==> flow/design.v <==
module PPU (
    input clk,
    input rst,
    input i_en,
    input [32-1:0] data_in,
    input [11:0] scaling_factor,
    output logic[6:0] data_out,
    output logic valid,
    output logic [31:0] data_in_out
);
logic [32 - 1:0] relu_out;
logic [32:0] data_shift;
logic [7:0] data_quant;
logic [8:0] data_temp;
always @(*) begin
    relu_out = (data_in[32 - 1])? 32'd0 : data_in;
    /*verilator lint_off WIDTHEXPAND*/
    /*verilator lint_off WIDTHTRUNC*/
    data_shift = ({relu_out, 1'b0} / scaling_factor);
    /*verilator lint_on WIDTHTRUNC*/
    /*verilator lint_on WIDTHEXPAND*/
    data_temp = (data_shift > 127)? 254 : data_shift[8:0] + {8'b0, data_shift[0]};
end
always @(posedge clk) begin
    if(rst) begin
        valid <= 1'd0;
        data_out <= 7'd0;
        data_in_out <= 32'd0;
    end
    else begin
        valid <= i_en;
        data_out <= (i_en)? data_temp[7:1] : 7'd0;
        data_in_out <= data_in;
    end
end
endmodule
==> flow/run.sh <==
#!/bin/bash
# the make line also repeats each setting of config.mk as NAME=value (left out here)
make -C /OpenROAD-flow-scripts/flow DESIGN_CONFIG=/design/flow/config.mk WORK_HOME=/design/flow/orfs CLKGATE_MAP_FILE= finish
==> flow/config.mk <==
export PLATFORM = sky130hd
export DESIGN_NAME = PPU
export DESIGN_NICKNAME = PPU
export VERILOG_FILES = /design/flow/design.v
export SDC_FILE = /design/flow/constraint.sdc
export NUM_CORES = 4
export LEC_CHECK = 0
export CAP_MARGIN = 20
export CORE_MARGIN = 2
export CORE_UTILIZATION = 68
export CTS_CLUSTER_SIZE = 90
export HOLD_SLACK_MARGIN = -0.09
export SLEW_MARGIN = 20
export TNS_END_PERCENT = 5
==> flow/constraint.sdc <==
create_clock -name core_clock -period 103.0 [get_ports {clk}]
set_input_delay 20.6000 -clock core_clock [delete_from_list [all_inputs] [get_ports {clk}]]
set_output_delay 20.6000 -clock core_clock [all_outputs]
set_load 0.01 [all_outputs]
==> qor.txt, run 1 <==
Syn Area/Cell - 7.072 µm²
Basic Gates by Area - 0.3030
H-Tree Depth - 2
grt ovf - 2
Dominant combinational family - AND-OR/OR-AND gates
core area - 0.03446 mm²
Synth top cells by count - ha_1, nor2_1, nand2_1, nor3_1, o21a_1
num rows - 68
yosys stat area - 0.02375 mm²
Netlist cell types - 138
cts bufs inserted - 5
syn_nets - 3736
Die X - 190.9 µm
Syn Inst Count - 3358
Post-synth EDFFs - 0
CTS sink count - 40
RD Place Congestion - 1.074
Async S/R FF share, synth - 0
Starting Density - 0.6892
HPWL Detailed - 64730 µm
top cells, area - ha_1, o21a_1, nor2_1
area fraction in mux cells - 0.04146
Compound-Gate Fraction of Synth Area - 0.3449
DIE HEIGHT - 190.9 µm
post-synth top area cell - ha_1
CTS hold repair buffers - 0
die area - 0.03644 mm²
GRT Total Usage - 0.6626
Post-synth regs - 40
Seq share, synth - 0.03372
xor/xnor share - 0.06996
I/O Pins - 87
stage reached - 5_1_grt
yosys adder share - 0.1748
status - aborted with a tool error
ys flop type - dfxtp_1
Run Error - [ERROR GRT-0232] Routing congestion too high. Check the congestion heatmap in the GUI.
yosys cell count - 3358
Yosys warnings - 1
Synth Cell Area - 0.02375 mm²
area share, top type - 0.1744
clk buf depth - 2
top-count cell post-synth - ha_1
I/O Buffers - 86
CTS root buffer - clkbuf_16
-- layer usage --
layer / track usage / overflow
met4: 0.5325 / 0
met5: 0.2390 / 0
met2: 0.8730 / 2
met1: 0.6863 / 0
met3: 0.4827 / 0
-- metrics by stage --
step	util	area, µm²	worst slack [ns]	instances
2_1_floorplan	-	25000	-2.002	3358
3_5_place_dp	0.8046	27730	-5.324	4095
3_3_place_gp	0.8046	27730	-2.753	4095
4_1_cts	0.8399	28940	0.01724	4188
-- what timing repair did --
| item | 4_1_cts |
|---|---|
| resized | 87 |
| endpoints found under the setup margin | 7 |
| setup buffers | 79 |
| pin swaps | 77 |
| gates cloned | 6 |
==> inputs of run 2 (changes only) <==
Settings changed: CORE_UTILIZATION 68 to 57, CTS_CLUSTER_SIZE 90 to unset, HOLD_SLACK_MARGIN -0.09 to unset, TNS_END_PERCENT 5 to unset.
Clock period 103.0 ns to 84.9 ns, I/O delays scaled along.
==> run 2 against run 1 <==
Compared with the run above:
- the flow stops in 4_1_cts
- synthesized cell count is the same
- area after synthesis stayed put
- die size up 19%
==> qor.txt, run 2 <==
stage reached - 4_1_cts (was 5_1_grt)
placed insts - 5374 (was 4095)
Synth top cells by count - ha_1, nor2_1, nand2_1, nor3_1, o21a_1 (unchanged)
ys flop type - dfxtp_1 (unchanged)
Yosys warnings - 1 (unchanged)
DIE HEIGHT - 208.1 µm (was 190.9 µm)
area share, top type - 0.1744 (unchanged)
Post-synth EDFFs - 0 (unchanged)
syn_nets - 3736 (unchanged)
Post-synth regs - 40 (unchanged)
placed standard-cell area - 0.03708 mm² (was 0.02773 mm²)
HPWL Detailed - 89600 µm (was 64730 µm)
post-place setup slack - -14.31 ns (was -5.324 ns)
num rows - 74 (was 68)
status - aborted with a tool error (unchanged)
yosys adder share - 0.1748 (unchanged)
Starting Density - 0.5790 (was 0.6892)
top-count cell post-synth - ha_1 (unchanged)
I/O Pins - 87 (unchanged)
core area - 0.04102 mm² (was 0.03446 mm²)
Netlist cell types - 138 (unchanged)
Synth Cell Area - 0.02375 mm² (unchanged)
I/O Buffers - 86 (unchanged)
Async S/R FF share, synth - 0 (unchanged)
area fraction in mux cells - 0.04146 (unchanged)
Run Error - [ERROR DPL-0038] Utilization greater than 100%, impossible to legalize (was [ERROR GRT-0232] Routing congestion too high. Check the congestion heatmap in the GUI.)
Seq share, synth - 0.03372 (unchanged)
Compound-Gate Fraction of Synth Area - 0.3449 (unchanged)
xor/xnor share - 0.06996 (unchanged)
RD Place Congestion - 1.037 (was 1.074)
die area - 0.04331 mm² (was 0.03644 mm²)
Basic Gates by Area - 0.3030 (unchanged)
top cells, area - ha_1, o21a_1, nor2_1 (unchanged)
Dominant combinational family - AND-OR/OR-AND gates (unchanged)
Die X - 208.1 µm (was 190.9 µm)
yosys cell count - 3358 (unchanged)
post-synth top area cell - ha_1 (unchanged)
Syn Area/Cell - 7.072 µm² (unchanged)
Syn Inst Count - 3358 (unchanged)
yosys stat area - 0.02375 mm² (unchanged)
==> inputs of run 3 (changes only) <==
Settings changed: ABC_AREA set to 1, CORE_UTILIZATION 57 to 72, CTS_CLUSTER_SIZE set to 98, PLACE_DENSITY set to 0.43.
Clock period 84.9 ns to 115.0 ns, I/O delays scaled along.
==> run 3 against run 2 <==
Compared with the run above:
- the run now finishes clean
- die size shrank 6.6%
- synthesized cell count grew 34%
- area after synthesis grew 18%
==> qor.txt, run 3 <==
Worst Tran Pin Value - 0.8500 ns
vias in the first global route - 26360
RSZ-0062 raised after global routing - no
Min-Delay Endpoint - data_in_out[3]
Vias/cell - 5.645
crit-path max FO - 34
critical path depth - 538
TritonCTS clock tree - built
final hold violation count - 0
Seq share, synth - 0.02863 (was 0.03372)
CP delay by family, top - simple AND/OR/NAND/NOR gates
clock transition at the registers of the reported paths - 0.07 ns
post-synth top area cell - ha_1 (unchanged)
CTS sink count - 40
nets@finish - 4898
Max Clock Freq - 9.506 MHz
Yosys warnings - 1 (unchanged)
Dominant combinational family - simple AND/OR/NAND/NOR gates (was AND-OR/OR-AND gates)
DIE HEIGHT - 201.1 µm (was 208.1 µm)
CP max stage cell - clkdlybuf4s50_1
ys flop type - dfxtp_1 (unchanged)
hold_ws - 23.24 ns
I/O Pins - 87 (unchanged)
I/O Buffers - 86 (unchanged)
CTS hold repair buffers - 0
Post-synth EDFFs - 0 (unchanged)
Post-DRT Antenna Nets - 0
max_slew headroom - 0.4253
Syn Area/Cell - 6.237 µm² (was 7.072 µm²)
Starting Density - 0.7270 (was 0.5790)
initial DRC count - 1702
Synth Cell Area - 0.02797 mm² (was 0.02375 mm²)
# DRC - 0
Netlist cell types - 85 (was 138)
die area - 0.04044 mm² (was 0.04331 mm²)
CP Capture Type - flip-flop
Filler cells - 3392
GRT Total Usage - 0.3425
yosys cell count - 4484 (was 3358)
grt ovf - 0
syn_nets - 4862 (was 3736)
CTS root buffer - clkbuf_16
Async S/R FF share, synth - 0 (unchanged)
Worst Setup EP - data_out[2]
area grow syn2layout - 3.709%
first-pass GRT wire length - 119300 µm
yosys adder share - 0.1481 (was 0.1748)
CP Data Arrival Time - 105.38 ns
Reg area - 800.8 µm²
Min-Delay Path Class - input pin to flip-flop
crit path from - data_in[31]
crit share post-route - 0.9148
top cells, area - ha_1, nand2_1, inv_1 (was ha_1, o21a_1, nor2_1)
crit start category - input pin
RD Place Congestion - 0.9487 (was 1.037)
Synth top cells by count - nand2_1, inv_1, nor2_1, ha_1, o21ai_0 (was ha_1, nor2_1, nand2_1, nor3_1, o21a_1)
Most common cell on crit path - nand2_1
first-pass iteration count of the detailed router - 5
MI comb area - 0.02360 mm²
Compound-Gate Fraction of Synth Area - 0.1484 (was 0.3449)
area share, top type - 0.1481 (was 0.1744)
vias post-DR - 28450
xor/xnor share - 0.08482 (was 0.06996)
largest net degree at the start of global routing - 47
top-count cell post-synth - nand2_1 (was ha_1)
critical setup path kind - input pin to flip-flop
cts bufs inserted - 5
Slew Limit Fails - 0
status - no timing/DRC/antenna violations (was aborted with a tool error)
initial antenna violation count - 2
clk buf depth - 2
Basic Gates by Area - 0.4598 (was 0.3030)
Post-synth regs - 40 (unchanged)
biggest cell delay along the critical path - 0.46 ns
TNS Setup - 0 ns
fin crit period - 105.20 ns
total wire length - 71310 µm
required time of the critical path - 115.18 ns
Die X - 201.1 µm (was 208.1 µm)
yosys stat area - 0.02797 mm² (was 0.02375 mm²)
WHS Path Cells - 3
area fraction in mux cells - 0 (was 0.04146)
HPWL Detailed - 57540 µm (was 89600 µm)
Max-Cap Viols - 0
num rows - 72 (was 74)
core area - 0.03847 mm² (was 0.04102 mm²)
stage-log warning count - 30
HP Start - data_in[3]
critical path buffer and inverter count - 93
final setup violation count - 0
DR WL/cell - 14.15 µm
Syn Inst Count - 4484 (was 3358)
H-Tree Depth - 2
[run 3: per-stage QoR]
| stage | utilization | std cells | instance area, µm² | setup WS [ns] |
|---|---|---|---|---|
| 6_report | 0.7540 | 5039 | 29000 | 9.798 |
| 5_1_grt | 0.7539 | 5038 | 29000 | 0.04394 |
| 4_1_cts | 0.7516 | 5030 | 28910 | 7.919 |
| 3_5_place_dp | 0.7467 | 5023 | 28730 | 7.903 |
| 3_3_place_gp | 0.7467 | 5023 | 28730 | 10.19 |
| 2_1_floorplan | - | 4484 | 27970 | 16.20 |
[run 3: layout make-up]
type | count | share of cell area
repair buffers | 101 | 0.03339
multi-input cells | 3684 | 0.8137
flip-flops and latches | 40 | 0.02761
inverters | 687 | 0.09633
clock inverters | 2 | 0.002071
repair inverters | 1 | 0.0001726
clock buffers | 5 | 0.004314
well taps | 518 | 0.02235
diodes | 1 | 0.00008628
[run 3: what timing repair did]
| action | in CTS | in global routing |
|---|---|---|
| buffers inserted | 0 | 0 |
| resized | 0 | 7 |
| setup endpoints to repair | 0 | 7 |
[run 3: routing by layer]
metal | GRT usage | routed length, µm | share of wire
met1 | 0.4195 | 30990 | 0.43
met2 | 0.6295 | 34510 | 0.48
met3 | 0.02760 | 3425 | 0.048
met4 | 0.1103 | 2373 | 0.033
met5 | 0 | 16 | 0.00022
==> inputs of run 4 (changes only) <==
Settings changed: CORE_UTILIZATION 72 to 69, PLACE_DENSITY 0.43 to unset.
Clock period 115.0 ns to 150.0 ns, I/O delays scaled along.
==> run 4 against run 3 <==
Compared with the run above:
- cell count stayed put
- setup slack better by 27 ns
- utilization is 3.0 points lower
- synthesized cell count stayed put
- worst hold slack better by 7.0 ns
- via count is 1.7% lower
- critical path type unchanged
- non-clock buffer count stayed put
- clock-buffer cell count stayed put
==> qor.txt, run 4 <==
Vias/cell - 5.549 (was 5.645)
CP Data Arrival Time - 113.75 ns (was 105.38 ns)
Slew Limit Fails - 0 (unchanged)
Worst Setup EP - data_out[4] (was data_out[2])
clk buf depth - 2 (unchanged)
grt ovf - 0 (unchanged)
post-CTS sizing - 0 (unchanged)
Max-Cap Viols - 0 (unchanged)
Post-DRT Antenna Nets - 0 (unchanged)
top-count cell post-synth - nand2_1 (unchanged)
post-synth top area cell - ha_1 (unchanged)
Synth top cells by count - nand2_1, inv_1, nor2_1, ha_1, o21ai_0 (unchanged)
Reg area - 800.8 µm² (unchanged)
num rows - 73 (was 72)
final design utilization - 0.7241 (was 0.7540)
initial antenna violation count - 3 (was 2)
CP Capture Type - flip-flop (unchanged)
placed insts - 5030 (was 5023)
H-Tree Depth - 2 (unchanged)
CP max stage cell - inv_1 (was clkdlybuf4s50_1)
Max Clock Freq - 8.805 MHz
Compound-Gate Fraction of Synth Area - 0.1484 (unchanged)
Post-synth regs - 40 (unchanged)
Most common cell on crit path - nand2_1 (unchanged)
total wire length - 70210 µm (was 71310 µm)
max_slew headroom - 0.4276 (was 0.4253)
first-pass iteration count of the detailed router - 7 (was 5)
Min-Delay Endpoint - data_in_out[23] (was data_in_out[3])
critical setup path kind - input pin to flip-flop (unchanged)
stage-log warning count - 30 (unchanged)
final hold violation count - 0 (unchanged)
critical path buffer and inverter count - 97 (was 93)
# DRC - 0 (unchanged)
Filler cells - 3795 (was 3392)
required time of the critical path - 150.18 ns (was 115.18 ns)
fin crit period - 113.57 ns
Seq share, synth - 0.02863 (unchanged)
syn_nets - 4862 (unchanged)
area grow syn2layout - 3.346% (was 3.709%)
top cells, area - ha_1, nand2_1, inv_1 (unchanged)
Post-synth EDFFs - 0 (unchanged)
crit-path max FO - 46 (was 34)
Syn Area/Cell - 6.237 µm² (unchanged)
RD Place Congestion - 0.9410 (was 0.9487)
CTS sink count - 40 (unchanged)
crit start category - input pin (unchanged)
TNS Setup - 0 ns (unchanged)
TritonCTS clock tree - built (unchanged)
WHS Path Cells - 3 (unchanged)
critical path depth - 536 (was 538)
setup slack after layout - 36.43 ns (was 9.798 ns)
I/O Pins - 87 (unchanged)
die area - 0.04216 mm² (was 0.04044 mm²)
Post-CTS Setup Bufs - 0 (unchanged)
DR WL/cell - 13.93 µm (was 14.15 µm)
area fraction in mux cells - 0 (unchanged)
core area - 0.03991 mm² (was 0.03847 mm²)
Basic Gates by Area - 0.4598 (unchanged)
Final Non-Filler Cells - 5039 (unchanged)
CP delay by family, top - simple AND/OR/NAND/NOR gates (unchanged)
xor/xnor share - 0.08482 (unchanged)
cts bufs inserted - 5 (unchanged)
post-place setup slack - 36.87 ns (was 7.903 ns)
I/O Buffers - 86 (unchanged)
CTS root buffer - clkbuf_16 (unchanged)
clock transition at the registers of the reported paths - 0.08 ns (was 0.07 ns)
largest net degree at the start of global routing - 47 (unchanged)
yosys stat area - 0.02797 mm² (unchanged)
crit path from - scaling_factor[1] (was data_in[31])
initial DRC count - 1814 (was 1702)
Syn Inst Count - 4484 (unchanged)
hold_ws - 30.22 ns (was 23.24 ns)
Min-Delay Path Class - input pin to flip-flop (unchanged)
yosys cell count - 4484 (unchanged)
vias post-DR - 27960 (was 28450)
DIE HEIGHT - 205.3 µm (was 201.1 µm)
ys flop type - dfxtp_1 (unchanged)
nets@finish - 4890 (was 4898)
GRT Total Usage - 0.3307 (was 0.3425)
first-pass GRT wire length - 117600 µm (was 119300 µm)
Die X - 205.3 µm (was 201.1 µm)
final setup violation count - 0 (unchanged)
HPWL Detailed - 57730 µm (was 57540 µm)
MI comb area - 0.02353 mm² (was 0.02360 mm²)
yosys adder share - 0.1481 (unchanged)
CTS hold repair buffers - 0 (unchanged)
Yosys warnings - 1 (unchanged)
biggest cell delay along the critical path - 0.62 ns (was 0.46 ns)
area share, top type - 0.1481 (unchanged)
Synth Cell Area - 0.02797 mm² (unchanged)
vias in the first global route - 25550 (was 26360)
Dominant combinational family - simple AND/OR/NAND/NOR gates (unchanged)
crit share post-route - 0.7571 (was 0.9148)
Netlist cell types - 85 (unchanged)
Starting Density - 0.7007 (was 0.7270)
HP Start - data_in[23] (was data_in[3])
status - no timing/DRC/antenna violations (unchanged)
Async S/R FF share, synth - 0 (unchanged)
Worst Tran Pin Value - 0.8587 ns (was 0.8500 ns)
RSZ-0062 raised after global routing - no (unchanged)
## run 4: per-stage QoR
step	area [µm²]
2_1_floorplan	27970
3_3_place_gp	28730
3_5_place_dp	28730
4_1_cts	28900
5_1_grt	28900
6_report	28900
## run 4: final cells by class
type / instances / area share
multi-input combinational: 3677 / 0.8139
inverter: 687 / 0.09628
timing repair buffer: 101 / 0.03333
sequential: 40 / 0.02771
tap: 525 / 0.02273
clock buffer: 5 / 0.004329
clock inverter: 3 / 0.001602
antenna: 1 / 0.00008658
## run 4: per-layer routing
metal,track usage,share of wire,vias up
met5,0,0.00040,-
met4,0.08633,0.024,4
met3,0.01932,0.037,126
met2,0.6197,0.49,542
met1,0.4074,0.45,12510
li1,-,-,14780
==> inputs of run 5 (changes only) <==
Settings changed: ABC_AREA 1 to unset, CAP_MARGIN 20 to 25, CELL_PAD_IN_SITES_GLOBAL_PLACEMENT set to 0, CORE_UTILIZATION 69 to 27, CTS_CLUSTER_DIAMETER set to 39, CTS_CLUSTER_SIZE 98 to unset, GPL_TIMING_DRIVEN set to 0, MAX_ROUTING_LAYER set to met4, PLACE_DENSITY set to 0.61, SETUP_SLACK_MARGIN set to 5.0.
Clock period 150.0 ns to 127.0 ns, I/O delays scaled along.
==> run 5 against run 4 <==
Compared with the run above:
- final area up 0.59%
- first-iteration DRC count down 4.1%
- clock-buffer cell count unchanged
- area after synthesis down 15%
- synthesized cell count down 25%
- wire length up 15%
- setup slack worse by 27 ns
- still clean
- worst hold slack worse by 4.5 ns
==> qor.txt, run 5 <==
status - no timing/DRC/antenna violations (unchanged)
crit-path max FO - 10 (was 46)
DIE HEIGHT - 300.6 µm (was 205.3 µm)
Max Clock Freq - 8.512 MHz
area share, top type - 0.1744 (was 0.1481)
Min-Delay Path Class - input pin to flip-flop (unchanged)
GR met1 Demand/Resource - 0.2327 (was 0.4074)
CTS sink count - 40 (unchanged)
HPWL Detailed - 63720 µm (was 57730 µm)
yosys cell count - 3358 (was 4484)
post-synth top area cell - ha_1 (unchanged)
# DRC - 0 (unchanged)
vias in the first global route - 24760 (was 25550)
Synth top cells by count - ha_1, nor2_1, nand2_1, nor3_1, o21a_1 (was nand2_1, inv_1, nor2_1, ha_1, o21ai_0)
biggest cell delay along the critical path - 0.52 ns (was 0.62 ns)
TritonCTS clock tree - built (unchanged)
GR Layer Usage met2 - 0.2900 (was 0.6197)
placed standard-cell area - 0.02628 mm² (was 0.02873 mm²)
clk buf depth - 2 (unchanged)
Netlist cell types - 138 (was 85)
RD Place Congestion - 0.9167 (was 0.9410)
initial antenna violation count - 1 (was 3)
area grow syn2layout - 22.42% (was 3.346%)
Post-synth regs - 40 (unchanged)
hold_ws - 25.68 ns (was 30.22 ns)
Compound-Gate Fraction of Synth Area - 0.3449 (was 0.1484)
num rows - 108 (was 73)
WHS Path Cells - 2 (was 3)
crit share post-route - 0.9250 (was 0.7571)
Vias/cell - 5.630 (was 5.549)
design area - 0.02907 mm² (was 0.02890 mm²)
Synth Cell Area - 0.02375 mm² (was 0.02797 mm²)
yosys stat area - 0.02375 mm² (was 0.02797 mm²)
CTS root buffer - clkbuf_16 (unchanged)
Post-synth EDFFs - 0 (unchanged)
I/O Pins - 87 (unchanged)
crit start category - input pin (unchanged)
top-count cell post-synth - ha_1 (was nand2_1)
CP Capture Type - flip-flop (unchanged)
post-place setup slack - -10.79 ns (was 36.87 ns)
initial DRC count - 1739 (was 1814)
Most common cell on crit path - o21a_1 (was nand2_1)
GRT Total Usage - 0.1737 (was 0.3307)
ys flop type - dfxtp_1 (unchanged)
critical path buffer and inverter count - 60 (was 97)
fin crit period - 117.48 ns
Seq share, synth - 0.03372 (was 0.02863)
CP Data Arrival Time - 117.71 ns (was 113.75 ns)
critical setup path kind - input pin to flip-flop (unchanged)
vias post-DR - 26750 (was 27960)
grt met3 use - 0.009452 (was 0.01932)
Basic Gates by Area - 0.3030 (was 0.4598)
Dominant combinational family - AND-OR/OR-AND gates (was simple AND/OR/NAND/NOR gates)
crit path from - data_in[30] (was scaling_factor[1])
Final Non-Filler Cells - 4751 (was 5039)
grt ovf - 0 (unchanged)
Async S/R FF share, synth - 0 (unchanged)
CP delay by family, top - AND-OR/OR-AND gates (was simple AND/OR/NAND/NOR gates)
stage-log warning count - 28 (was 30)
area fraction in mux cells - 0.04146 (was 0)
Slew Limit Fails - 0 (unchanged)
DR WL/cell - 16.99 µm (was 13.93 µm)
TNS Setup - 0 ns (unchanged)
Die X - 300.6 µm (was 205.3 µm)
Worst Setup EP - data_out[0] (was data_out[4])
Syn Area/Cell - 7.072 µm² (was 6.237 µm²)
nets@finish - 3971 (was 4890)
top cells, area - ha_1, o21a_1, nor2_1 (was ha_1, nand2_1, inv_1)
Min-Delay Endpoint - data_in_out[25] (was data_in_out[23])
syn_nets - 3736 (was 4862)
required time of the critical path - 127.23 ns (was 150.18 ns)
critical path depth - 484 (was 536)
die area - 0.09035 mm² (was 0.04216 mm²)
setup slack after layout - 9.520 ns (was 36.43 ns)
placed insts - 4609 (was 5030)
xor/xnor share - 0.06996 (was 0.08482)
final hold violation count - 0 (unchanged)
Worst Tran Pin Value - 1.080 ns (was 0.8587 ns)
total wire length - 80710 µm (was 70210 µm)
first-pass GRT wire length - 128800 µm (was 117600 µm)
yosys adder share - 0.1748 (was 0.1481)
CP max stage cell - or4_4 (was inv_1)
Post-DRT Antenna Nets - 0 (unchanged)
clock transition at the registers of the reported paths - 0.08 ns (about the same)
grt peak-use layer - met2 (unchanged)
I/O Buffers - 86 (unchanged)
max_slew headroom - 0.2736 (was 0.4276)
HP Start - data_in[25] (was data_in[23])
final setup violation count - 0 (unchanged)
Syn Inst Count - 3358 (was 4484)
largest net degree at the start of global routing - 26 (was 47)
Yosys warnings - 1 (unchanged)
Max-Cap Viols - 0 (unchanged)
first-pass iteration count of the detailed router - 6 (was 7)
H-Tree Depth - 2 (unchanged)
RSZ-0062 raised after global routing - no (unchanged)
cts bufs inserted - 5 (unchanged)
core area - 0.08702 mm² (was 0.03991 mm²)
Starting Density - 0.2729 (was 0.7007)
run 5: timing repair:
| item | CTS | global route |
|---|---|---|
| setup endpoints to repair | 7 | 7 |
| buffers inserted | 27 | 104 |
| pin swaps | 26 | 92 |
| gates cloned | 0 | 1 |
| resized | 194 | 244 |
| hold buffers | 0 | 0 |
run 5: routing by layer:
layer  part of all wire  up-vias
met4              0.019        0
met2               0.46      668
li1                   -    13410
met1               0.47    12570
met5                  0        -
met3              0.044      100
run 5: metrics by stage:
step | util
5_1_grt | 0.3341
3_5_place_dp | 0.3019
4_1_cts | 0.3141
6_report | 0.3341
3_3_place_gp | 0.2994
2_1_floorplan | -
run 5: cell type report:
class | count | area [µm²]
plain buffers | 81 | 685.7
diodes | 2 | 5.005
clock inverters | 3 | 47.55
inverters | 82 | 315.3
fillers | 9241 | 57950
repair buffers | 228 | 2082
clock buffers | 5 | 125.1
well taps | 1155 | 1445
multi-input cells | 3155 | 23570
flip-flops and latches | 40 | 800.8
==> inputs of run 6 (changes only) <==
Settings changed: ABC_AREA set to 0, CAP_MARGIN 25 to 10, CELL_PAD_IN_SITES_DETAIL_PLACEMENT set to 1, CELL_PAD_IN_SITES_GLOBAL_PLACEMENT 0 to 3, CORE_MARGIN 2 to 7, CTS_CLUSTER_DIAMETER 39 to unset, CTS_CLUSTER_SIZE set to 50, GPL_TIMING_DRIVEN 0 to unset, MAX_ROUTING_LAYER met4 to unset, MIN_ROUTING_LAYER set to met1, PLACE_DENSITY 0.61 to unset, SETUP_SLACK_MARGIN 5.0 to unset, TNS_END_PERCENT set to 75.
Clock period 127.0 ns to 109.0 ns, I/O delays scaled along.
==> run 6 against run 5 <==
Compared with the run above:
- flip-flop count is the same
- worst hold slack worse by 3.9 ns
- non-clock buffer count is 239 higher
- wire length rose by 38%
- largest cell class unchanged
==> qor.txt, run 6 <==
HPWL Detailed - 87970 µm (was 63720 µm)
area fraction in mux cells - 0.04146 (unchanged)
DIE HEIGHT - 310.6 µm (was 300.6 µm)
Worst Tran Pin Value - 1.088 ns (was 1.080 ns)
vias in the first global route - 28690 (was 24760)
crit path from - scaling_factor[0] (was data_in[30])
post-synth top area cell - ha_1 (unchanged)
required time of the critical path - 109.27 ns (was 127.23 ns)
crit-path max FO - 12 (was 10)
CTS root buffer - clkbuf_16 (unchanged)
Final Non-Filler Cells - 4993 (was 4751)
yosys cell count - 3358 (unchanged)
WHS Path Cells - 2 (unchanged)
Filler cells - 10670 (was 9241)
HP Start - data_in[30] (was data_in[25])
placed insts - 4750 (was 4609)
first-pass GRT wire length - 167500 µm (was 128800 µm)
crit share post-route - 0.9648 (was 0.9250)
I/O Pins - 87 (unchanged)
Post-synth EDFFs - 0 (unchanged)
initial DRC count - 1249 (was 1739)
hold_ws - 21.76 ns (was 25.68 ns)
Die X - 310.6 µm (was 300.6 µm)
Seq share, synth - 0.03372 (unchanged)
initial antenna violation count - 2 (was 1)
top cells, area - ha_1, o21a_1, nor2_1 (unchanged)
Max Clock Freq - 9.509 MHz
ys flop type - dfxtp_1 (unchanged)
Slew Limit Fails - 0 (unchanged)
Basic Gates by Area - 0.3030 (unchanged)
xor/xnor share - 0.06996 (unchanged)
clock transition at the registers of the reported paths - 0.09 ns (was 0.08 ns)
Most common cell on crit path - o21a_1 (unchanged)
Synth top cells by count - ha_1, nor2_1, nand2_1, nor3_1, o21a_1 (unchanged)
CP Data Arrival Time - 105.43 ns (was 117.71 ns)
RD Place Congestion - 0.8764 (was 0.9167)
Syn Area/Cell - 7.072 µm² (unchanged)
Syn Inst Count - 3358 (unchanged)
stage-log warning count - 30 (was 28)
num rows - 108 (unchanged)
Max-Cap Viols - 0 (unchanged)
core area - 0.08689 mm² (was 0.08702 mm²)
GRT Total Usage - 0.2133 (was 0.1737)
CTS sink count - 40 (unchanged)
Min-Delay Endpoint - data_in_out[30] (was data_in_out[25])
clk buf depth - 2 (unchanged)
CTS hold repair buffers - 0 (unchanged)
nets@finish - 4215 (was 3971)
crit start category - input pin (unchanged)
grt ovf - 0 (unchanged)
Synth Cell Area - 0.02375 mm² (unchanged)
Worst Setup EP - data_out[4] (was data_out[0])
Vias/cell - 5.642 (was 5.630)
fin crit period - 105.16 ns
yosys adder share - 0.1748 (unchanged)
Netlist cell types - 138 (unchanged)
Min-Delay Path Class - input pin to flip-flop (unchanged)
Post-synth regs - 40 (unchanged)
largest net degree at the start of global routing - 34 (was 26)
area share, top type - 0.1744 (unchanged)
critical path buffer and inverter count - 32 (was 60)
Diodes inserted - 0 (was 2)
yosys stat area - 0.02375 mm² (unchanged)
DR WL/cell - 22.35 µm (was 16.99 µm)
final setup violation count - 0 (unchanged)
CP Capture Type - flip-flop (unchanged)
status - no timing/DRC/antenna violations (unchanged)
I/O Buffers - 86 (unchanged)
vias post-DR - 28170 (was 26750)
TritonCTS clock tree - built (unchanged)
total wire length - 111600 µm (was 80710 µm)
# DRC - 0 (unchanged)
first-pass iteration count of the detailed router - 5 (was 6)
Async S/R FF share, synth - 0 (unchanged)
Yosys warnings - 1 (unchanged)
Post-DRT Antenna Nets - 0 (unchanged)
Starting Density - 0.2733 (was 0.2729)
final hold violation count - 0 (unchanged)
cts bufs inserted - 5 (unchanged)
critical setup path kind - input pin to flip-flop (unchanged)
top-count cell post-synth - ha_1 (unchanged)
max_slew headroom - 0.2668 (was 0.2736)
critical path depth - 451 (was 484)
die area - 0.09646 mm² (was 0.09035 mm²)
biggest cell delay along the critical path - 0.50 ns (was 0.52 ns)
area grow syn2layout - 33.25% (was 22.42%)
CP delay by family, top - AND-OR/OR-AND gates (unchanged)
Dominant combinational family - AND-OR/OR-AND gates (unchanged)
Compound-Gate Fraction of Synth Area - 0.3449 (unchanged)
CP max stage cell - or4b_4 (was or4_4)
TNS Setup - 0 ns (unchanged)
H-Tree Depth - 2 (unchanged)
syn_nets - 3736 (unchanged)
==> run 6: metal layers <==
metal	share of wire	up-vias	track usage
met5	0	-	0
met4	0.025	0	0.05244
met3	0.020	116	0.01985
met2	0.47	346	0.3631
met1	0.48	13870	0.2889
li1	-	13840	-
==> run 6: metrics by stage <==
stage            util  setup WS (ns)  instance area [µm²]
2_1_floorplan       -       0.002466                24280
3_3_place_gp   0.3196         -4.137                27770
3_5_place_dp   0.3196         -5.626                27770
4_1_cts        0.3305        0.01389                28720
5_1_grt        0.3642        -0.5822                31650
6_report       0.3642          3.840                31650
==> run 6: final cells by class <==
type | count | area, µm² | share of cell area
multi-input combinational | 3160 | 24400 | 0.7712
clock inverter | 3 | 46.29 | 0.001463
sequential | 40 | 800.8 | 0.02530
tap | 1155 | 1445 | 0.04567
timing repair buffer | 548 | 4508 | 0.1425
clock buffer | 5 | 125.1 | 0.003954
inverter | 82 | 315.3 | 0.009964
==> run 6: what timing repair did <==
action,CTS,global route
cloned,2,7
resized,104,294
setup buffers,40,187
pin swaps,53,247
endpoints found under the setup margin,7,7
==> inputs of run 7 (changes only) <==
Settings changed: ABC_AREA 0 to unset, CAP_MARGIN 10 to 20, CELL_PAD_IN_SITES_DETAIL_PLACEMENT 1 to unset, CELL_PAD_IN_SITES_GLOBAL_PLACEMENT 3 to unset, CORE_MARGIN 7 to 2, CORE_UTILIZATION 27 to 72, CTS_CLUSTER_SIZE 50 to unset, MIN_ROUTING_LAYER met1 to unset, PLACE_DENSITY_LB_ADDON set to 0.08, TNS_END_PERCENT 75 to unset.
Clock period 109.0 ns to 84.4 ns, I/O delays scaled along.
==> run 7 against run 6 <==
Compared with the run above:
- the run now fails in 3_5_place_dp
- die size decreased by 64%
- area after synthesis unchanged
- synthesized cell count unchanged
==> qor.txt, run 7 <==
Syn Inst Count - 3358 (unchanged)
yosys adder share - 0.1748 (unchanged)
Dominant combinational family - AND-OR/OR-AND gates (unchanged)
die area - 0.03445 mm² (was 0.09646 mm²)
top-count cell post-synth - ha_1 (unchanged)
yosys cell count - 3358 (unchanged)
post-synth top area cell - ha_1 (unchanged)
Seq share, synth - 0.03372 (unchanged)
area fraction in mux cells - 0.04146 (unchanged)
status - aborted with a tool error (was no timing/DRC/antenna violations)
Async S/R FF share, synth - 0 (unchanged)
Synth top cells by count - ha_1, nor2_1, nand2_1, nor3_1, o21a_1 (unchanged)
DIE HEIGHT - 185.6 µm (was 310.6 µm)
ys flop type - dfxtp_1 (unchanged)
Run Error - [ERROR DPL-0038] Utilization greater than 100%, impossible to legalize
Post-synth regs - 40 (unchanged)
syn_nets - 3736 (unchanged)
Starting Density - 0.7299 (was 0.2733)
top cells, area - ha_1, o21a_1, nor2_1 (unchanged)
core area - 0.03254 mm² (was 0.08689 mm²)
RD Place Congestion - 1.130 (was 0.8764)
yosys stat area - 0.02375 mm² (unchanged)
I/O Buffers - 86 (unchanged)
stage reached - 3_5_place_dp
Syn Area/Cell - 7.072 µm² (unchanged)
Yosys warnings - 1 (unchanged)
Synth Cell Area - 0.02375 mm² (unchanged)
num rows - 66 (was 108)
Basic Gates by Area - 0.3030 (unchanged)
I/O Pins - 87 (unchanged)
Post-synth EDFFs - 0 (unchanged)
Netlist cell types - 138 (unchanged)
area share, top type - 0.1744 (unchanged)
Compound-Gate Fraction of Synth Area - 0.3449 (unchanged)
xor/xnor share - 0.06996 (unchanged)
Die X - 185.6 µm (was 310.6 µm)
run 7: through the flow:
stage	cells	hold WS (ns)	setup TNS, ns
3_3_place_gp	5238	17.47	-65.51
2_1_floorplan	3358	16.95	-111.24
==> inputs of run 8 (changes only) <==
Settings changed: CELL_PAD_IN_SITES_GLOBAL_PLACEMENT set to 2, CORE_UTILIZATION 72 to 40, CTS_CLUSTER_DIAMETER set to 377, CTS_CLUSTER_SIZE set to 21, GPL_TIMING_DRIVEN set to 0, PLACE_DENSITY set to 0.41, PLACE_DENSITY_LB_ADDON 0.08 to unset, SETUP_SLACK_MARGIN set to 1.19, TNS_END_PERCENT set to 15.
Clock period 84.4 ns to 120.0 ns, I/O delays scaled along.
==> run 8 against run 7 <==
Compared with the run above:
- area after synthesis did not move
- synthesized cell count did not move
- the run now finishes clean
- die size rose by 78%
==> qor.txt, run 8 <==
syn_nets - 3736 (unchanged)
setup slack after layout - 5.900 ns
RSZ-0062 raised after global routing - no
Worst Tran Pin Value - 1.125 ns
area fraction in mux cells - 0.04146 (unchanged)
Worst Setup EP - data_out[0]
critical setup path kind - input pin to flip-flop
Compound-Gate Fraction of Synth Area - 0.3449 (unchanged)
critical path buffer and inverter count - 63
Post-DRT Antenna Nets - 0
Seq share, synth - 0.03372 (unchanged)
Yosys warnings - 1 (unchanged)
yosys cell count - 3358 (unchanged)
Vias/cell - 6.091
CTS hold repair buffers - 0
CP max stage cell - or4_4
crit start category - input pin
status - no timing/DRC/antenna violations (was aborted with a tool error)
Synth Cell Area - 0.02375 mm² (unchanged)
crit share post-route - 0.9508
yosys stat area - 0.02375 mm² (unchanged)
Most common cell on crit path - o21a_1
top cells, area - ha_1, o21a_1, nor2_1 (unchanged)
# DRC - 0
RD Place Congestion - 0.9060 (was 1.130)
crit path from - scaling_factor[1]
Basic Gates by Area - 0.3030 (unchanged)
required time of the critical path - 120.25 ns
first-pass iteration count of the detailed router - 7
grt ovf - 0
core area - 0.05891 mm² (was 0.03254 mm²)
DR WL/cell - 19.82 µm
DIE HEIGHT - 247.7 µm (was 185.6 µm)
top-count cell post-synth - ha_1 (unchanged)
initial antenna violation count - 1
total wire length - 87680 µm
crit-path max FO - 16
nets@finish - 4028
clock transition at the registers of the reported paths - 0.07 ns
ys flop type - dfxtp_1 (unchanged)
CP Capture Type - flip-flop
max_slew headroom - 0.2499
CP Data Arrival Time - 114.35 ns
initial DRC count - 1478
area grow syn2layout - 25.26%
Starting Density - 0.4032 (was 0.7299)
Slew Limit Fails - 0
final hold violation count - 0
CTS root buffer - clkbuf_16
largest net degree at the start of global routing - 25
Min-Delay Path Class - input pin to flip-flop
num rows - 89 (was 66)
die area - 0.06134 mm² (was 0.03445 mm²)
Syn Area/Cell - 7.072 µm² (unchanged)
TritonCTS clock tree - built
Diodes inserted - 0
WHS Path Cells - 2
HP Start - data_in[30]
HPWL Detailed - 70630 µm
Syn Inst Count - 3358 (unchanged)
post-place setup slack - -17.57 ns
fin crit period - 114.10 ns
Min-Delay Endpoint - data_in_out[30]
xor/xnor share - 0.06996 (unchanged)
Netlist cell types - 138 (unchanged)
GRT Total Usage - 0.2745
Post-synth regs - 40 (unchanged)
Max Clock Freq - 8.764 MHz
Synth top cells by count - ha_1, nor2_1, nand2_1, nor3_1, o21a_1 (unchanged)
stage-log warning count - 30
CP delay by family, top - AND-OR/OR-AND gates
I/O Pins - 87 (unchanged)
vias in the first global route - 25590
cts bufs inserted - 5
first-pass GRT wire length - 137200 µm
yosys adder share - 0.1748 (unchanged)
Post-synth EDFFs - 0 (unchanged)
vias post-DR - 26950
Max-Cap Viols - 0
area share, top type - 0.1744 (unchanged)
biggest cell delay along the critical path - 0.56 ns
Async S/R FF share, synth - 0 (unchanged)
H-Tree Depth - 2
post-synth top area cell - ha_1 (unchanged)
TNS Setup - 0 ns
Die X - 247.7 µm (was 185.6 µm)
final setup violation count - 0
CTS sink count - 40
clk buf depth - 2
I/O Buffers - 86 (unchanged)
critical path depth - 491
Dominant combinational family - AND-OR/OR-AND gates (unchanged)
## run 8: stage by stage
stage	utilization	hold WS, ns	cells	cell area [µm²]
CTS	0.4674	24.17	4291	27530
floorplan	-	24.07	3358	23750
global placement	0.4342	24.59	4217	25580
global route	0.5050	24.17	4424	29750
finish	0.5050	24.18	4424	29750
detailed placement	0.4397	24.60	4229	25900
## run 8: final cells by class
type	count	area, µm²
fill	5867	29160
multi-input combinational	3155	24140
timing repair buffer	285	2596
tap	773	967.2
sequential	40	800.8
buffer	81	730.7
inverter	82	339.1
clock buffer	6	138.9
clock inverter	2	38.79
## run 8: what timing repair did
action                     4_1_cts  5_1_grt
pin swaps                       48      139
cloned                           0        1
resized                        272      287
buffers inserted                54      132
setup endpoints to repair        7        7
## run 8: metal layers
metal  global-route usage  vias to the layer above  part of all wire  wire length [µm]
li1                     -                    13520                 -                 -
met4              0.05565                        2             0.025              2183
met3              0.01946                      119             0.032              2765
met5                    0                        -           0.00015                13
met1               0.3674                    12790              0.48             41830
met2               0.4814                      517              0.47             40890
==> inputs of run 9 (changes only) <==
Settings changed: CELL_PAD_IN_SITES_GLOBAL_PLACEMENT 2 to unset, CORE_UTILIZATION 40 to 57, CTS_CLUSTER_DIAMETER 377 to unset, CTS_CLUSTER_SIZE 21 to unset, GPL_TIMING_DRIVEN 0 to unset, PLACE_DENSITY 0.41 to unset, SETUP_SLACK_MARGIN 1.19 to unset, TNS_END_PERCENT 15 to 5.
Clock period 120.0 ns to 98.8 ns, I/O delays scaled along.
==> run 9 against run 8 <==
Compared with the run above:
- now fails the layout checks on negative setup slack
- flip-flop count unchanged
- critical path depth down 29
- worst hold slack worse by 4.1 ns
- via count up 10%
- area after synthesis unchanged
- cell count up 1.3%
- final area up 4.2%
- utilization up 25 points
- largest cell class unchanged
==> qor.txt, run 9 <==
CP Capture Type - flip-flop (unchanged)
DR WL/cell - 19.89 µm (was 19.82 µm)
area grow syn2layout - 30.53% (was 25.26%)
first-pass iteration count of the detailed router - 6 (was 7)
Max-Cap Viols - 0 (unchanged)
# DRC - 0 (unchanged)
GRT Total Usage - 0.3909 (was 0.2745)
Post-DRT Antenna Nets - 0 (unchanged)
WHS Path Cells - 2 (unchanged)
Vias/cell - 6.624 (was 6.091)
max_slew headroom - 0.2678 (was 0.2499)
top-count cell post-synth - ha_1 (unchanged)
CTS sink count - 40 (unchanged)
xor/xnor share - 0.06996 (unchanged)
placed standard-cell area - 0.02934 mm² (was 0.02590 mm²)
CP Data Arrival Time - 102.73 ns (was 114.35 ns)
crit-path max FO - 12 (was 16)
Starting Density - 0.5790 (was 0.4032)
I/O Pins - 87 (unchanged)
Synth top cells by count - ha_1, nor2_1, nand2_1, nor3_1, o21a_1 (unchanged)
nets@finish - 4321 (was 4028)
layout violations - negative setup slack
clk buf depth - 2 (unchanged)
grt ovf - 0 (unchanged)
placed insts - 4373 (was 4229)
area share, top type - 0.1744 (unchanged)
cts bufs inserted - 5 (unchanged)
Die X - 208.1 µm (was 247.7 µm)
fin crit period - 102.51 ns
status - finished with violations (was no timing/DRC/antenna violations)
ys flop type - dfxtp_1 (unchanged)
Yosys warnings - 1 (unchanged)
crit start category - input pin (unchanged)
H-Tree Depth - 2 (unchanged)
Netlist cell types - 138 (unchanged)
top cells, area - ha_1, o21a_1, nor2_1 (unchanged)
Max Clock Freq - 9.755 MHz
DIE HEIGHT - 208.1 µm (was 247.7 µm)
area fraction in mux cells - 0.04146 (unchanged)
critical path depth - 462 (was 491)
RD Place Congestion - 1.021 (was 0.9060)
Post-synth EDFFs - 0 (unchanged)
setup slack after layout - -3.711 ns (was 5.900 ns)
RSZ-0062 raised after global routing - yes (was no)
num rows - 74 (was 89)
Seq share, synth - 0.03372 (unchanged)
CTS hold repair buffers - 0 (unchanged)
yosys stat area - 0.02375 mm² (unchanged)
crit share post-route - 1.038 (was 0.9508)
Min-Delay Path Class - input pin to flip-flop (unchanged)
vias in the first global route - 29270 (was 25590)
first-pass GRT wire length - 143200 µm (was 137200 µm)
Syn Inst Count - 3358 (unchanged)
Slew Limit Fails - 0 (unchanged)
critical path buffer and inverter count - 59 (was 63)
post-place setup slack - -4.910 ns (was -17.57 ns)
CTS root buffer - clkbuf_16 (unchanged)
yosys cell count - 3358 (unchanged)
Worst Setup EP - data_out[0] (unchanged)
I/O Buffers - 86 (unchanged)
Dominant combinational family - AND-OR/OR-AND gates (unchanged)
largest net degree at the start of global routing - 34 (was 25)
initial antenna violation count - 4 (was 1)
Synth Cell Area - 0.02375 mm² (unchanged)
core area - 0.04102 mm² (was 0.05891 mm²)
critical setup path kind - input pin to flip-flop (unchanged)
Worst Tran Pin Value - 1.090 ns (was 1.125 ns)
CP delay by family, top - AND-OR/OR-AND gates (unchanged)
Post-synth regs - 40 (unchanged)
total wire length - 89110 µm (was 87680 µm)
hold_ws - 20.05 ns (was 24.18 ns)
initial DRC count - 2395 (was 1478)
required time of the critical path - 99.02 ns (was 120.25 ns)
yosys adder share - 0.1748 (unchanged)
syn_nets - 3736 (unchanged)
Async S/R FF share, synth - 0 (unchanged)
stage-log warning count - 33 (was 30)
design area - 0.03100 mm² (was 0.02975 mm²)
clock transition at the registers of the reported paths - 0.07 ns (about the same)
Final Non-Filler Cells - 4480 (was 4424)
Most common cell on crit path - o21a_1 (unchanged)
final setup violation count - 7 (was 0)
Basic Gates by Area - 0.3030 (unchanged)
HP Start - data_in[22] (was data_in[30])
Syn Area/Cell - 7.072 µm² (unchanged)
crit path from - data_in[30] (was scaling_factor[1])
TNS Setup - -25.08 ns (was 0 ns)
HPWL Detailed - 68510 µm (was 70630 µm)
TritonCTS clock tree - built (unchanged)
post-synth top area cell - ha_1 (unchanged)
final design utilization - 0.7558 (was 0.5050)
CP max stage cell - or4b_4 (was or4_4)
biggest cell delay along the critical path - 0.55 ns (was 0.56 ns)
die area - 0.04331 mm² (was 0.06134 mm²)
final hold violation count - 0 (unchanged)
vias post-DR - 29670 (was 26950)
Compound-Gate Fraction of Synth Area - 0.3449 (unchanged)
Min-Delay Endpoint - data_in_out[22] (was data_in_out[30])
-- run 9: cell type report --
type,count,area [µm²]
clock inverter,3,42.54
tap,532,665.6
antenna,4,10.01
multi-input combinational,3156,23850
clock buffer,5,125.1
inverter,82,315.3
timing repair buffer,658,5190
sequential,40,800.8
fill,3198,10020
-- run 9: repair_timing --
item,in CTS,in global routing
pin swaps,74,61
cloned,1,0
resized,95,63
endpoints found under the setup margin,7,7
buffers inserted,69,25
-- run 9: metal layers --
layer / vias to the layer above / global-route usage / routed length (µm)
met5: - / 0 / 16
met4: 2 / 0.1985 / 5011
met3: 367 / 0.04075 / 6007
met2: 1309 / 0.6834 / 41910
met1: 13890 / 0.4752 / 36170
li1: 14110 / - / -
==> inputs of run 10 (changes only) <==
Settings changed: ABC_AREA set to 0, CAP_MARGIN 20 to 0, CORE_UTILIZATION 57 to 65, CTS_CLUSTER_DIAMETER set to 348, GPL_ROUTABILITY_DRIVEN set to 1, MAX_ROUTING_LAYER set to met4, MIN_ROUTING_LAYER set to met1, SLEW_MARGIN 20 to 40, TNS_END_PERCENT 5 to unset.
Clock period 98.8 ns to 147.0 ns, I/O delays scaled along.
==> run 10 against run 9 <==
Compared with the run above:
- now clean on timing, DRC and antenna
- utilization shrank 6.1 points
- sequential share of layout area grew 0.60 points
- wire length shrank 14%
- synthesized cell count is the same
- via count shrank 9.5%
- global-route usage grew 0.49 points
- final area shrank 19%
- non-clock buffer count shrank 543
- setup slack gained 17 ns
- first-iteration DRC count shrank 5.6%
- critical endpoint unchanged
==> qor.txt, run 10 <==
xor/xnor share - 0.06996 (unchanged)
Max Clock Freq - 7.454 MHz
critical setup path kind - input pin to flip-flop (unchanged)
Final Non-Filler Cells - 3869 (was 4480)
I/O Pins - 87 (unchanged)
Min-Delay Endpoint - data_in_out[25] (was data_in_out[22])
syn_nets - 3736 (unchanged)
CP Capture Type - flip-flop (unchanged)
Dominant combinational family - AND-OR/OR-AND gates (unchanged)
DR WL/cell - 19.74 µm (was 19.89 µm)
Synth top cells by count - ha_1, nor2_1, nand2_1, nor3_1, o21a_1 (unchanged)
crit share post-route - 0.9126 (was 1.038)
CP delay by family, top - AND-OR/OR-AND gates (unchanged)
clock transition at the registers of the reported paths - 0.07 ns (about the same)
DIE HEIGHT - 195.1 µm (was 208.1 µm)
crit start category - input pin (unchanged)
nets@finish - 3777 (was 4321)
post-synth top area cell - ha_1 (unchanged)
Slew Limit Fails - 0 (unchanged)
post-CTS sizing - 0 (was 95)
TritonCTS clock tree - built (unchanged)
Syn Inst Count - 3358 (unchanged)
Syn Area/Cell - 7.072 µm² (unchanged)
Netlist cell types - 138 (unchanged)
stage-log warning count - 30 (was 33)
# DRC - 0 (unchanged)
HP Start - data_in[25] (was data_in[22])
Seq share, synth - 0.03372 (unchanged)
biggest cell delay along the critical path - 0.70 ns (was 0.55 ns)
top cells, area - ha_1, o21a_1, nor2_1 (unchanged)
top-count cell post-synth - ha_1 (unchanged)
final setup violation count - 0 (was 7)
Starting Density - 0.6550 (was 0.5790)
yosys stat area - 0.02375 mm² (unchanged)
core area - 0.03626 mm² (was 0.04102 mm²)
CTS sink count - 40 (unchanged)
die area - 0.03808 mm² (was 0.04331 mm²)
placed standard-cell area - 0.02498 mm² (was 0.02934 mm²)
crit path from - data_in[31] (was data_in[30])
GRT Total Usage - 0.3958 (was 0.3909)
setup slack after layout - 12.85 ns (was -3.711 ns)
largest net degree at the start of global routing - 35 (was 34)
Synth Cell Area - 0.02375 mm² (unchanged)
Async S/R FF share, synth - 0 (unchanged)
placed insts - 3859 (was 4373)
Yosys warnings - 1 (unchanged)
critical path buffer and inverter count - 20 (was 59)
H-Tree Depth - 2 (unchanged)
TNS Setup - 0 ns (was -25.08 ns)
required time of the critical path - 147.22 ns (was 99.02 ns)
CTS root buffer - clkbuf_16 (unchanged)
fin crit period - 134.15 ns
first-pass GRT wire length - 124800 µm (was 143200 µm)
initial DRC count - 2261 (was 2395)
post-place setup slack - 13.46 ns (was -4.910 ns)
HPWL Detailed - 60800 µm (was 68510 µm)
ys flop type - dfxtp_1 (unchanged)
Worst Tran Pin Value - 0.9169 ns (was 1.090 ns)
first-pass iteration count of the detailed router - 7 (was 6)
grt ovf - 0 (unchanged)
Post-synth regs - 40 (unchanged)
total wire length - 76370 µm (was 89110 µm)
RD Place Congestion - 0.9887 (was 1.021)
design area - 0.02519 mm² (was 0.03100 mm²)
final hold violation count - 0 (unchanged)
Post-CTS Setup Bufs - 0 (was 69)
Die X - 195.1 µm (was 208.1 µm)
Max-Cap Viols - 0 (unchanged)
cts bufs inserted - 5 (unchanged)
Worst Setup EP - data_out[0] (unchanged)
Filler cells - 3114 (was 3198)
RSZ-0062 raised after global routing - no (was yes)
area fraction in mux cells - 0.04146 (unchanged)
clk buf depth - 2 (unchanged)
crit-path max FO - 34 (was 12)
WHS Path Cells - 2 (unchanged)
Vias/cell - 6.941 (was 6.624)
Post-synth EDFFs - 0 (unchanged)
Most common cell on crit path - o21a_1 (unchanged)
num rows - 70 (was 74)
vias post-DR - 26860 (was 29670)
initial antenna violation count - 1 (was 4)
I/O Buffers - 86 (unchanged)
vias in the first global route - 25690 (was 29270)
status - no timing/DRC/antenna violations (was finished with violations)
CTS hold repair buffers - 0 (unchanged)
Compound-Gate Fraction of Synth Area - 0.3449 (unchanged)
area share, top type - 0.1744 (unchanged)
Min-Delay Path Class - input pin to flip-flop (unchanged)
yosys adder share - 0.1748 (unchanged)
max_slew headroom - 0.3837 (was 0.2678)
hold_ws - 29.69 ns (was 20.05 ns)
CP Data Arrival Time - 134.37 ns (was 102.73 ns)
Post-DRT Antenna Nets - 0 (unchanged)
critical path depth - 437 (was 462)
yosys cell count - 3358 (unchanged)
CP max stage cell - or3_2 (was or4b_4)
Basic Gates by Area - 0.3030 (unchanged)
final design utilization - 0.6948 (was 0.7558)
area grow syn2layout - 6.075% (was 30.53%)
run 10: layout make-up:
| type | count | area (µm²) | share of cell area |
|---|---|---|---|
| well taps | 468 | 585.6 | 0.02324 |
| clock inverters | 3 | 46.29 | 0.001838 |
| diodes | 1 | 2.502 | 0.00009933 |
| repair buffers | 115 | 1082 | 0.04296 |
| flip-flops and latches | 40 | 800.8 | 0.03179 |
| inverters | 82 | 307.8 | 0.01222 |
| clock buffers | 5 | 125.1 | 0.004967 |
| multi-input cells | 3155 | 22240 | 0.8829 |
run 10: routing by layer:
metal  wire, µm  GRT usage  vias to the layer above  share of wire
met1      32330     0.4720                    12440           0.42
met5          0          -                        -              0
li1           -          -                    13010              -
met2      35740     0.6808                     1152           0.47
met4       3641     0.1832                        0          0.048
met3       4663    0.02850                      253          0.061
==> inputs of run 11 (changes only) <==
Settings changed: CORE_UTILIZATION 65 to 72, CTS_CLUSTER_DIAMETER 348 to unset, MAX_ROUTING_LAYER met4 to unset, PLACE_DENSITY_LB_ADDON set to 0.21.
Clock period 147.0 ns to 182.0 ns, I/O delays scaled along.
==> run 11 against run 10 <==
Compared with the run above:
- still clean on timing, DRC and antenna
- synthesized cell count stayed put
- die size down 9.5%
- critical path type unchanged
- critical endpoint unchanged
==> qor.txt, run 11 <==
status - no timing/DRC/antenna violations (unchanged)
Seq share, synth - 0.03372 (unchanged)
first-pass iteration count of the detailed router - 8 (was 7)
Syn Inst Count - 3358 (unchanged)
ys flop type - dfxtp_1 (unchanged)
Worst Tran Pin Value - 0.8943 ns (was 0.9169 ns)
crit-path max FO - 34 (unchanged)
Synth top cells by count - ha_1, nor2_1, nand2_1, nor3_1, o21a_1 (unchanged)
Worst Setup EP - data_out[0] (unchanged)
TritonCTS clock tree - built (unchanged)
xor/xnor share - 0.06996 (unchanged)
I/O Buffers - 86 (unchanged)
grt ovf - 0 (unchanged)
CTS sink count - 40 (unchanged)
clk buf depth - 2 (unchanged)
critical setup path kind - input pin to flip-flop (unchanged)
vias in the first global route - 26220 (was 25690)
post-place setup slack - 41.27 ns (was 13.46 ns)
Max-Cap Viols - 0 (unchanged)
top-count cell post-synth - ha_1 (unchanged)
largest net degree at the start of global routing - 35 (unchanged)
Slew Limit Fails - 0 (unchanged)
HP Start - data_in[22] (was data_in[25])
yosys adder share - 0.1748 (unchanged)
RD Place Congestion - 1.004 (was 0.9887)
crit share post-route - 0.7805 (was 0.9126)
CTS hold repair buffers - 0 (unchanged)
area fraction in mux cells - 0.04146 (unchanged)
RSZ-0062 raised after global routing - no (unchanged)
crit start category - input pin (unchanged)
final setup violation count - 0 (unchanged)
Post-synth regs - 40 (unchanged)
top cells, area - ha_1, o21a_1, nor2_1 (unchanged)
Starting Density - 0.7299 (was 0.6550)
Dominant combinational family - AND-OR/OR-AND gates (unchanged)
yosys stat area - 0.02375 mm² (unchanged)
Post-synth EDFFs - 0 (unchanged)
TNS Setup - 0 ns (unchanged)
fin crit period - 142.05 ns
first-pass GRT wire length - 124400 µm (was 124800 µm)
Basic Gates by Area - 0.3030 (unchanged)
critical path buffer and inverter count - 22 (was 20)
setup slack after layout - 39.95 ns (was 12.85 ns)
Vias/cell - 7.197 (was 6.941)
CP Capture Type - flip-flop (unchanged)
Yosys warnings - 1 (unchanged)
Compound-Gate Fraction of Synth Area - 0.3449 (unchanged)
# DRC - 0 (unchanged)
Async S/R FF share, synth - 0 (unchanged)
Syn Area/Cell - 7.072 µm² (unchanged)
Min-Delay Endpoint - data_in_out[22] (was data_in_out[25])
required time of the critical path - 182.23 ns (was 147.22 ns)
I/O Pins - 87 (unchanged)
CP Data Arrival Time - 142.28 ns (was 134.37 ns)
total wire length - 76460 µm (was 76370 µm)
clock transition at the registers of the reported paths - 0.07 ns (about the same)
Netlist cell types - 138 (unchanged)
Post-DRT Antenna Nets - 0 (unchanged)
nets@finish - 3778 (was 3777)
num rows - 66 (was 70)
DIE HEIGHT - 185.6 µm (was 195.1 µm)
CTS root buffer - clkbuf_16 (unchanged)
max_slew headroom - 0.3975 (was 0.3837)
H-Tree Depth - 2 (unchanged)
stage-log warning count - 28 (was 30)
CP max stage cell - or3_2 (unchanged)
final hold violation count - 0 (unchanged)
HPWL Detailed - 59980 µm (was 60800 µm)
post-CTS sizing - 0 (unchanged)
area share, top type - 0.1744 (unchanged)
Synth Cell Area - 0.02375 mm² (unchanged)
cts bufs inserted - 5 (unchanged)
die area - 0.03445 mm² (was 0.03808 mm²)
Max Clock Freq - 7.040 MHz
post-synth top area cell - ha_1 (unchanged)
initial antenna violation count - 3 (was 1)
design area - 0.02518 mm² (was 0.02519 mm²)
CP delay by family, top - AND-OR/OR-AND gates (unchanged)
critical path depth - 440 (was 437)
initial DRC count - 2738 (was 2261)
core area - 0.03254 mm² (was 0.03626 mm²)
DR WL/cell - 19.88 µm (was 19.74 µm)
GRT Total Usage - 0.4292 (was 0.3958)
placed standard-cell area - 0.02494 mm² (was 0.02498 mm²)
Post-CTS Setup Bufs - 0 (unchanged)
Die X - 185.6 µm (was 195.1 µm)
area grow syn2layout - 6.006% (was 6.075%)
WHS Path Cells - 2 (unchanged)
Filler cells - 2475 (was 3114)
Min-Delay Path Class - input pin to flip-flop (unchanged)
vias post-DR - 27670 (was 26860)
Most common cell on crit path - o21a_1 (unchanged)
yosys cell count - 3358 (unchanged)
biggest cell delay along the critical path - 0.69 ns (was 0.70 ns)
crit path from - data_in[31] (unchanged)
syn_nets - 3736 (unchanged)
-- run 11: area by class of cell --
| cell class | count | area, µm² | share of cell area |
|---|---|---|---|
| multi-input cells | 3155 | 22250 | 0.8837 |
| repair buffers | 116 | 1090 | 0.04329 |
| flip-flops and latches | 40 | 800.8 | 0.03181 |
| well taps | 442 | 553.0 | 0.02197 |
| inverters | 82 | 307.8 | 0.01223 |
| clock buffers | 5 | 125.1 | 0.004970 |
| clock inverters | 3 | 46.29 | 0.001839 |
| diodes | 2 | 5.005 | 0.0001988 |
-- run 11: per-layer routing --
metal  vias to the layer above  share of wire  track usage
li1                      13000              -            -
met1                     12700           0.40       0.5114
met2                      1576           0.46       0.7393
met3                       392          0.082      0.06359
met4                         2          0.058       0.2362
met5                         -        0.00014            0
-- run 11: stage by stage --
| step | util | hold slack [ns] | std cells |
|---|---|---|---|
| 3_3_place_gp | 0.7663 | 37.00 | 3834 |
| 5_1_grt | 0.7736 | 36.71 | 3843 |
| 2_1_floorplan | - | 36.47 | 3358 |
| 6_report | 0.7738 | 36.70 | 3845 |
| 4_1_cts | 0.7718 | 36.70 | 3842 |
| 3_5_place_dp | 0.7666 | 37.00 | 3834 |
